==> inputs of run Z <==
==> flow/design.v (excerpt) <==
module cpu(
	input clk,rst,
	output [9:0] instr_Addr,
	input [15:0] instr,
	output reg [8:0] data_Addr,
	output reg [15:0] write_data,
	input [15:0] read_data,
	output write_enable
    );
Settings: LEC_CHECK=0, ABC_AREA=1, CAP_MARGIN=5, CORE_MARGIN=2, CORE_UTILIZATION=71, CTS_CLUSTER_DIAMETER=279, CTS_CLUSTER_SIZE=95, PLACE_DENSITY=0.37, SLEW_MARGIN=20; clock period 117.0 ns.
run.sh (not shown) runs the stock make flow with config.mk's settings and CLKGATE_MAP_FILE=.
==> run C (differences from run Z) <==
- CAP_MARGIN: 5 -> 20
- CELL_PAD_IN_SITES_GLOBAL_PLACEMENT: default -> 3
- CORE_ASPECT_RATIO: default -> 0.96
- CORE_MARGIN: 2 -> 6
- CORE_UTILIZATION: 71 -> 53
- CTS_CLUSTER_DIAMETER: 279 -> 366
- CTS_CLUSTER_SIZE: 95 -> default
- GPL_TIMING_DRIVEN: default -> 1
- HOLD_SLACK_MARGIN: default -> 0.16
- PLACE_DENSITY: 0.37 -> default
- SLEW_MARGIN: 20 -> 25
==> flow/constraint.sdc (replaced) <==
create_clock -name core_clock -period 162.0 [get_ports {clk}]
set_input_delay 32.4000 -clock core_clock [delete_from_list [all_inputs] [get_ports {clk}]]
set_output_delay 32.4000 -clock core_clock [all_outputs]
set_load 0.01 [all_outputs]
==> run R (differences from run Z) <==
- ABC_AREA: 1 -> default
- CAP_MARGIN: 5 -> 20
- CORE_UTILIZATION: 71 -> 30
- CTS_CLUSTER_DIAMETER: 279 -> default
- CTS_CLUSTER_SIZE: 95 -> default
- PLACE_DENSITY: 0.37 -> default
==> flow/constraint.sdc (replaced) <==
create_clock -name core_clock -period 164.0 [get_ports {clk}]
set_input_delay 32.8000 -clock core_clock [delete_from_list [all_inputs] [get_ports {clk}]]
set_output_delay 32.8000 -clock core_clock [all_outputs]
set_load 0.01 [all_outputs]
==> comparison table <==
metric                                                                                                run C           run Z         run R
Run status                                                                                   did not finish  did not finish  no timing/DRC/antenna violations
Failing step                                                                   global placement without I/O  global routing             -
Combined area of all synthesized cells                                                          79,400 um^2     79,400 um^2   76,900 um^2
Height of the die                                                                                    391 um          338 um        510 um
Pre-CTS worst setup slack                                                                                 -        -9450 ps      -1570 ps
Number of core rows                                                                                     138             122           185
Quantity of hold-fixing buffers added after cts                                                           -               0             0
CTS root buf                                                                                              -       clkbuf_16     clkbuf_16
Syn nets                                                                                             13,625          13,625        11,814
Clock H-tree levels                                                                                       -               1             1
Adder-cell share of the synthesized area                                                              28.9%           28.9%         29.8%
Die X                                                                                                407 um          338 um        510 um
Area enclosed by the die boundary                                                              159,000 um^2    114,000 um^2  260,000 um^2
Placed inst area                                                                                          -     95,000 um^2   86,500 um^2
Count of instantiated cells in the yosys netlist                                                     12,194          12,194        10,383
Yosys-reported design area after synthesis                                                      79,400 um^2     79,400 um^2   76,900 um^2
# Post-CTS Setup Buffers                                                                                  -             189             9
Standard cell core area                                                                        148,000 um^2    111,000 um^2  254,000 um^2
Average instance area after synthesis                                                             6.51 um^2       6.51 um^2     7.40 um^2
Post-cts repair resize count                                                                              -             233            16
Total clock buffers created by CTS                                                                        -               6            28
Library cells used by synthesis                                                                          99              99           135
Basic-gate share of the synthesized area counting and, or, nand and nor cells                         29.9%           29.9%         22.9%
Count of input and output buffers                                                                         -              69            69
Buffer levels on the longest clock path                                                                   -               3             3
Gate count of the mapped netlist                                                                     12,194          12,194        10,383
Area fraction in xor and xnor cells                                                                   6.75%           6.75%         6.72%

==> build 18: inputs <==
Starting RTL as in the previous note.
// cpu
module cpu(
	input clk,rst,
	output [9:0] instr_Addr,
	input [15:0] instr,
	output reg [8:0] data_Addr,
	output reg [15:0] write_data,
	input [15:0] read_data,
	output write_enable
    );
Settings: LEC_CHECK=0, CAP_MARGIN=15, CORE_ASPECT_RATIO=1.2, CORE_MARGIN=2, CORE_UTILIZATION=72, CTS_CLUSTER_DIAMETER=45, CTS_CLUSTER_SIZE=33, GPL_TIMING_DRIVEN=1, MIN_ROUTING_LAYER=met1, SETUP_SLACK_MARGIN=-1.34, SLEW_MARGIN=20, TNS_END_PERCENT=5; clock period 110.0 ns.
==> build 31 (differences from build 18) <==
==> flow/config.mk (replaced) <==
export PLATFORM = sky130hd
export DESIGN_NAME = cpu
export DESIGN_NICKNAME = cpu
export VERILOG_FILES = /design/flow/design.v
export SDC_FILE = /design/flow/constraint.sdc
export NUM_CORES = 4
export LEC_CHECK = 0
export ABC_AREA = 1
export CAP_MARGIN = 20
export CELL_PAD_IN_SITES_DETAIL_PLACEMENT = 1
export CORE_MARGIN = 2
export CORE_UTILIZATION = 40
export CTS_CLUSTER_DIAMETER = 228
export GPL_ROUTABILITY_DRIVEN = 0
export GPL_TIMING_DRIVEN = 0
export HOLD_SLACK_MARGIN = 0.17
export MAX_ROUTING_LAYER = met4
export MIN_ROUTING_LAYER = met2
export PLACE_DENSITY_LB_ADDON = 0.12
export SLEW_MARGIN = 20
export TNS_END_PERCENT = 75
==> flow/constraint.sdc (replaced) <==
create_clock -name core_clock -period 165.0 [get_ports {clk}]
set_input_delay 33.0000 -clock core_clock [delete_from_list [all_inputs] [get_ports {clk}]]
set_output_delay 33.0000 -clock core_clock [all_outputs]
set_load 0.01 [all_outputs]
==> build 37 (differences from build 18) <==
==> flow/config.mk (replaced) <==
export PLATFORM = sky130hd
export DESIGN_NAME = cpu
export DESIGN_NICKNAME = cpu
export VERILOG_FILES = /design/flow/design.v
export SDC_FILE = /design/flow/constraint.sdc
export NUM_CORES = 4
export LEC_CHECK = 0
export CAP_MARGIN = 15
export CORE_ASPECT_RATIO = 1.2
export CORE_MARGIN = 2
export CORE_UTILIZATION = 23
export CTS_CLUSTER_DIAMETER = 153
export GPL_TIMING_DRIVEN = 1
export MIN_ROUTING_LAYER = met1
export PLACE_DENSITY_LB_ADDON = 0.11
export SETUP_SLACK_MARGIN = 2.08
export SLEW_MARGIN = 20
==> flow/constraint.sdc (replaced) <==
create_clock -name core_clock -period 164.0 [get_ports {clk}]
set_input_delay 32.8000 -clock core_clock [delete_from_list [all_inputs] [get_ports {clk}]]
set_output_delay 32.8000 -clock core_clock [all_outputs]
set_load 0.01 [all_outputs]
==> build 58 (differences from build 18) <==
==> flow/config.mk (replaced) <==
export PLATFORM = sky130hd
export DESIGN_NAME = cpu
export DESIGN_NICKNAME = cpu
export VERILOG_FILES = /design/flow/design.v
export SDC_FILE = /design/flow/constraint.sdc
export NUM_CORES = 4
export LEC_CHECK = 0
export CAP_MARGIN = 40
export CORE_ASPECT_RATIO = 1.2
export CORE_MARGIN = 2
export CORE_UTILIZATION = 23
export CTS_CLUSTER_DIAMETER = 153
export CTS_CLUSTER_SIZE = 23
export GPL_TIMING_DRIVEN = 1
export HOLD_SLACK_MARGIN = 0.16
export MIN_ROUTING_LAYER = met1
export PLACE_DENSITY = 0.57
export SLEW_MARGIN = 20
==> flow/constraint.sdc (replaced) <==
create_clock -name core_clock -period 164.0 [get_ports {clk}]
set_input_delay 32.8000 -clock core_clock [delete_from_list [all_inputs] [get_ports {clk}]]
set_output_delay 32.8000 -clock core_clock [all_outputs]
set_load 0.01 [all_outputs]
==> out/results.ini <==
[outcome]
status = complete, no violations

[place]
post-place-ws_ns = -0.864
dpl.cell_count = 15100
place_congestion = 1.04

[floorplanning]
core_area_um2 = 333000
fp.dieH_um = 637
die_area_um2 = 339000

[synthesis]
fp_nets = 11800
topCellsByArea = fa_1 (19%), ha_1 (11%), dfxtp_1 (6.4%), nand2_1 (5.9%), nor2_1 (5.8%)
netlist_area_um2 = 76900
synth_top_area_share_pct = 18.9
ys_sh_mux_pct = 4.12

[global_routing]
grt_use_met2_pct = 32.7
grt_use_total_pct = 19.5

That was build 58.
==> out/results.ini <==
[synthesis]
ys_sh_mux_pct = 0.0773
edf_count = 0
synth_top_area_share_pct = 18.3
topCellsByArea = fa_1 (18%), nand2_1 (13%), ha_1 (11%), inv_1 (9.6%), dfxtp_1 (6.2%)
fp_nets = 13600
netlist_area_um2 = 79400

[floorplanning]
die_area_um2 = 202000
core_area_um2 = 197000
fp.dieH_um = 449

[outcome]
error_line = [ERROR GRT-0116] Global routing finished with congestion. Check the congestion regions in the DRC Viewer.
status = aborted with a tool error
stop_stage = global routing

[global_routing]
grt_use_total_pct = 71.3
grt_use_met2_pct = 75.1

[place]
post-place-ws_ns = -19.15

That was build 31.
==> out/results.ini <==
[outcome]
status = aborted with a tool error
stop_stage = global routing
error_line = [ERROR GRT-0116] Global routing finished with congestion. Check the congestion regions in the DRC Viewer.

[synthesis]
fp_nets = 11800
netlist_area_um2 = 76900
ys_sh_mux_pct = 4.12
top_cells_by_count = nand2_1 (1210), nor2_1 (1195), inv_1 (983), fa_1 (726), ha_1 (671)
topCellsByArea = fa_1 (19%), ha_1 (11%), dfxtp_1 (6.4%), nand2_1 (5.9%), nor2_1 (5.8%)
synth_top_area_share_pct = 18.9

[global_routing]
grt_use_met2_pct = 94.8
grt_use_total_pct = 76.5

[floorplanning]
core_area_um2 = 106000
die_area_um2 = 109000

[place]
post-place-ws_ns = -30.24
place_congestion = 1.35

That was build 18.
==> out/results.ini <==
[synthesis]
netlist_area_um2 = 76900
synth_top_area_share_pct = 18.9
ys_sh_mux_pct = 4.12
fp_nets = 11800

[global_routing]
grt_use_met2_pct = 39.6

[floorplanning]
die_area_um2 = 339000
core_area_um2 = 333000
fp.dieH_um = 637

[outcome]
status = complete, no violations

[place]
post-place-ws_ns = -2.00

That was build 37.
